== north ==
==> flow/design.v (excerpt) <==
module aib_rx_bert #(
parameter [0:0] BERT_BUF_MODE_EN = 1   
)
(
input         clk,               
input         rstn,              
input [  3:0] rx_rst_pulse,      
input [  3:0] rx_start_pulse,    
input [  3:0] seed_in_en,        
input [  5:0] chk3_lane_sel_ff,  
input [  5:0] chk2_lane_sel_ff,  
input [  5:0] chk1_lane_sel_ff,  
input [  5:0] chk0_lane_sel_ff,  
input [  2:0] chk3_ptrn_sel_ff,  
input [  2:0] chk2_ptrn_sel_ff,  
input [  2:0] chk1_ptrn_sel_ff,  
input [  2:0] chk0_ptrn_sel_ff,  
input [319:0] rx_bert_data_i,    
input         sdr_mode,          
input   [1:0] r_fifo_mode,       
input         m_gen2_mode,       
output reg [ 48:0] rbert_bit_cnt_ff,  
output     [ 15:0] biterr_cnt_chk3,   
output     [ 15:0] biterr_cnt_chk2,   
output     [ 15:0] biterr_cnt_chk1,   
output     [ 15:0] biterr_cnt_chk0,   
output     [127:0] rx_bert3_data,     
output     [127:0] rx_bert2_data,     
output     [127:0] rx_bert1_data,     
output     [127:0] rx_bert0_data,     
output     [  3:0] rbert_running_ff   
);
localparam   FIFO_1X   = 2'b00;        
localparam   FIFO_2X   = 2'b01;        
localparam   FIFO_4X   = 2'b10;        
localparam [1:0] NBIT1 = 2'b00;  
localparam [1:0] NBIT2 = 2'b01;  
localparam [1:0] NBIT4 = 2'b10;  
localparam [1:0] NBIT8 = 2'b11;  
integer i;  
reg [39:0][7:0] rx_bert_lanes;    
reg [ 1:0] rx_sft_nb;             
reg [ 7:0] rx_bert_data_chk0_ff;   
reg [ 7:0] rx_bert_data_chk1_ff;   
reg [ 7:0] rx_bert_data_chk2_ff;   
reg [ 7:0] rx_bert_data_chk3_ff;   
reg [48:0] rbert_bit_cnt_in;
reg        co1_nc;
wire [7:0] rx_bert_data_chk0;    
wire [7:0] rx_bert_data_chk1;    
wire [7:0] rx_bert_data_chk2;    
wire [7:0] rx_bert_data_chk3;    
always @(*)
  begin: rx_sft_nb_logic
    case(r_fifo_mode)
      FIFO_1X:  
        begin
          if(sdr_mode)
            rx_sft_nb[1:0] = 2'b00;  
          else
            rx_sft_nb[1:0] = 2'b01;  
        end
      FIFO_2X:  
        begin
          if(sdr_mode)
            rx_sft_nb[1:0] = 2'b01;  
          else
            rx_sft_nb[1:0] = 2'b10;  
        end
  ...
Size: about 11000 cells after synthesis, roughly 1200 flip-flops, ~0.079 sq mm of cells after synthesis.
make LEC_CHECK=0 ABC_AREA=1 CAP_MARGIN=25 CELL_PAD_IN_SITES_DETAIL_PLACEMENT=0 CELL_PAD_IN_SITES_GLOBAL_PLACEMENT=0 CORE_MARGIN=4 CORE_UTILIZATION=38 CTS_CLUSTER_SIZE=50 GPL_ROUTABILITY_DRIVEN=0 GPL_TIMING_DRIVEN=0 HOLD_SLACK_MARGIN=0.28 MAX_ROUTING_LAYER=met4 MIN_ROUTING_LAYER=met2 PLACE_DENSITY_LB_ADDON=0.22 SETUP_SLACK_MARGIN=1.41 SLEW_MARGIN=40 TNS_END_PERCENT=55 finish   # period 10.8 ns
run.sh (not shown) runs the stock make flow with config.mk's settings and CLKGATE_MAP_FILE=.
north did not finish: a tool error stopped it during 5_1_grt.
For south, these inputs were changed with respect to north:
Settings: MAX_ROUTING_LAYER no longer set, was met4; CTS_CLUSTER_SIZE now 97, was 50; CELL_PAD_IN_SITES_DETAIL_PLACEMENT no longer set, was 0; PLACE_DENSITY_LB_ADDON no longer set, was 0.22; CAP_MARGIN now 20, was 25; CORE_UTILIZATION now 56, was 38; CORE_MARGIN now 2, was 4; MIN_ROUTING_LAYER no longer set, was met2; CELL_PAD_IN_SITES_GLOBAL_PLACEMENT no longer set, was 0; GPL_ROUTABILITY_DRIVEN no longer set, was 0; GPL_TIMING_DRIVEN no longer set, was 0; TNS_END_PERCENT no longer set, was 55; SLEW_MARGIN now 20, was 40; SETUP_SLACK_MARGIN no longer set, was 1.41; ABC_AREA no longer set, was 1; HOLD_SLACK_MARGIN no longer set, was 0.28; the clock period (ns, I/O delays scaled along) now 4.79, was 10.8.
Notes after the runs:
Going from north to south, synthesis area per yosys shrank slightly.
The final report for south shows a completed flow and a layout that fails verification, specifically negative setup slack.
Comparing south and north, the lower synthesized instance count was measured on south.
south vs north, post-synthesis cell area went down by 1.1%.
> inputs changed (south -> east)
Settings: CTS_CLUSTER_SIZE: 97 -> unset; CORE_UTILIZATION: 56 -> 40; the clock period (ns, I/O delays scaled along): 4.79 -> 7.43.
## What came out
east finished every stage and its layout cleared the timing, DRC and antenna checks. Diff south -> east | worst-case setup slack after placement | increase of 1.71 ns. Row final hold slack: east higher / south lower. Looking at number of gates resized after cts, east sits 85 lower than south does. Re post-placement cell area: south and east aren't equal, and the lower value belongs to east.
Input-level comparison between west and east:
Settings: putting SETUP_SLACK_MARGIN at 1.11 where nothing was set; putting CTS_CLUSTER_DIAMETER at 276 where nothing was set; swapping 40 for 65 in CORE_UTILIZATION; swapping 7.43 for 6.07 in the clock period (ns, I/O delays scaled along).
Every stage of the flow completed for west, and the final layout passed the timing, DRC and antenna checks.
On west: number of antenna violations at the first check in global routing is 49% higher than what east gave.
Changes observed in west relative to east: x dimension of the die shows a reduction of 95 um, die footprint dropped 38%.
## Diff of input files: middle against west
Settings: CTS_CLUSTER_SIZE now 56, previously not set; SETUP_SLACK_MARGIN now 0.95, was 1.11; CORE_UTILIZATION now 70, was 65; ABC_AREA now 0, previously not set; CTS_CLUSTER_DIAMETER now 357, was 276; the clock period (ns, I/O delays scaled along) now 3.59, was 6.07.
### Flow results
Tool error ODB-0269 stopped middle during 5_1_grt; no final results. The die extent in x in middle was lower than what west gave. Compared to west, middle was floorplanned on a smaller die. middle: number of levels in the clock H-tree is 3 lower than what west reported.

== run 1 ==
Starting RTL as in the previous note.
clock: 11.0 ns
lec_check: 0
abc_area: 1
cap_margin: 25
cell_pad_in_sites_detail_placement: 2
cell_pad_in_sites_global_placement: 0
core_margin: 4
core_utilization: 38
cts_cluster_size: 50
gpl_routability_driven: 0
max_routing_layer: met5
place_density_lb_addon: 0.22
setup_slack_margin: 1.41
slew_margin: 40
tns_end_percent: 55
Completing all stages was not enough for run 1: its layout failed the final checks because of capacitance limit, slew limit.
#### Input delta (run 2 over run 1)
- removing SETUP_SLACK_MARGIN (formerly 1.41)
- changing CORE_MARGIN from 4 to 2
- removing CTS_CLUSTER_SIZE (formerly 50)
- changing CORE_UTILIZATION from 38 to 40
- removing ABC_AREA (formerly 1)
- removing CELL_PAD_IN_SITES_GLOBAL_PLACEMENT (formerly 0)
- changing SLEW_MARGIN from 40 to 20
- removing PLACE_DENSITY_LB_ADDON (formerly 0.22)
- removing CELL_PAD_IN_SITES_DETAIL_PLACEMENT (formerly 2)
- removing TNS_END_PERCENT (formerly 55)
- removing MAX_ROUTING_LAYER (formerly met5)
- changing CAP_MARGIN from 25 to 20
- removing GPL_ROUTABILITY_DRIVEN (formerly 0)
- changing the clock period (ns, I/O delays scaled along) from 11.0 to 7.03
- Run 2 finished every stage and its layout cleared the timing, DRC and antenna checks.
- In run 1 the implementation ran to completion but is not tape-out ready, as the final checks report capacitance limit, slew limit.
- Compared with run 1, in run 2 total inserted antenna cells fell by 35; fraction of the core area covered by cells at the end of the flow climbed 2.8 points; synthesized cell count went down by 3702; sequential share of layout area essentially unchanged; clock buffer instance count of the final layout now smaller.
- Run 2 vs. run 1: final area now smaller; fraction of the cycle the final worst path needs now larger; wire length now smaller; worst setup slack now smaller; chip area estimate from yosys synthesis now smaller.
- Total power of run 2 exceeds that of run 1 by more than half.
For run 3, these inputs were changed with respect to run 2:
- changing CAP_MARGIN from 20 to 15
- changing CORE_MARGIN from 2 to 6
- setting CTS_CLUSTER_SIZE to 30 for the first time
- setting CELL_PAD_IN_SITES_GLOBAL_PLACEMENT to 3 for the first time
- changing SLEW_MARGIN from 20 to 15
- setting SETUP_SLACK_MARGIN to 0.67 for the first time
- changing CORE_UTILIZATION from 40 to 15
- setting PLACE_DENSITY_LB_ADDON to 0.22 for the first time
- setting TNS_END_PERCENT to 25 for the first time
- changing the clock period (ns, I/O delays scaled along) from 7.03 to 10.1
### Flow results
In the metrics for run 2 and run 3, the one carrying the higher met3 layer wire length in the routed design is run 3.
Per the comparison of run 3 with run 2, via count now smaller; total chip power fell by about 24%.
Between run 2 and run 3, the difference in final worst hold slack is negligible.

aib_rx_bert again, from the RTL that the note above started with.
clock: 10.7 ns
lec_check: 0
cap_margin: 20
core_margin: 2
core_utilization: 72
cts_cluster_size: 96
place_density: 0.43
slew_margin: 20
The baseline failed in global routing, error ODB-0269.
Rerun with:
==> flow/config.mk (replaced) <==
export PLATFORM = sky130hd
export DESIGN_NAME = aib_rx_bert
export DESIGN_NICKNAME = aib_rx_bert
export VERILOG_FILES = /design/flow/design.v
export SDC_FILE = /design/flow/constraint.sdc
export NUM_CORES = 4
export LEC_CHECK = 0
export ABC_AREA = 0
export CAP_MARGIN = 20
export CELL_PAD_IN_SITES_DETAIL_PLACEMENT = 1
export CELL_PAD_IN_SITES_GLOBAL_PLACEMENT = 1
export CORE_MARGIN = 5
export CORE_UTILIZATION = 40
export CTS_CLUSTER_DIAMETER = 146
export GPL_TIMING_DRIVEN = 1
export MIN_ROUTING_LAYER = met1
export SETUP_SLACK_MARGIN = -0.37
export SLEW_MARGIN = 40
export TNS_END_PERCENT = 45
==> flow/constraint.sdc (replaced) <==
create_clock -name core_clock -period 9.27 [get_ports {clk}]
set_input_delay 1.8540 -clock core_clock [delete_from_list [all_inputs] [get_ports {clk}]]
set_output_delay 1.8540 -clock core_clock [all_outputs]
set_load 0.01 [all_outputs]
Now the flow completed with no timing, DRC or antenna violations. Die size grows by about 80%. Synthesized area stays the same. Synthesized cell count is unchanged.
Power is estimated from default activity; no workload was simulated.
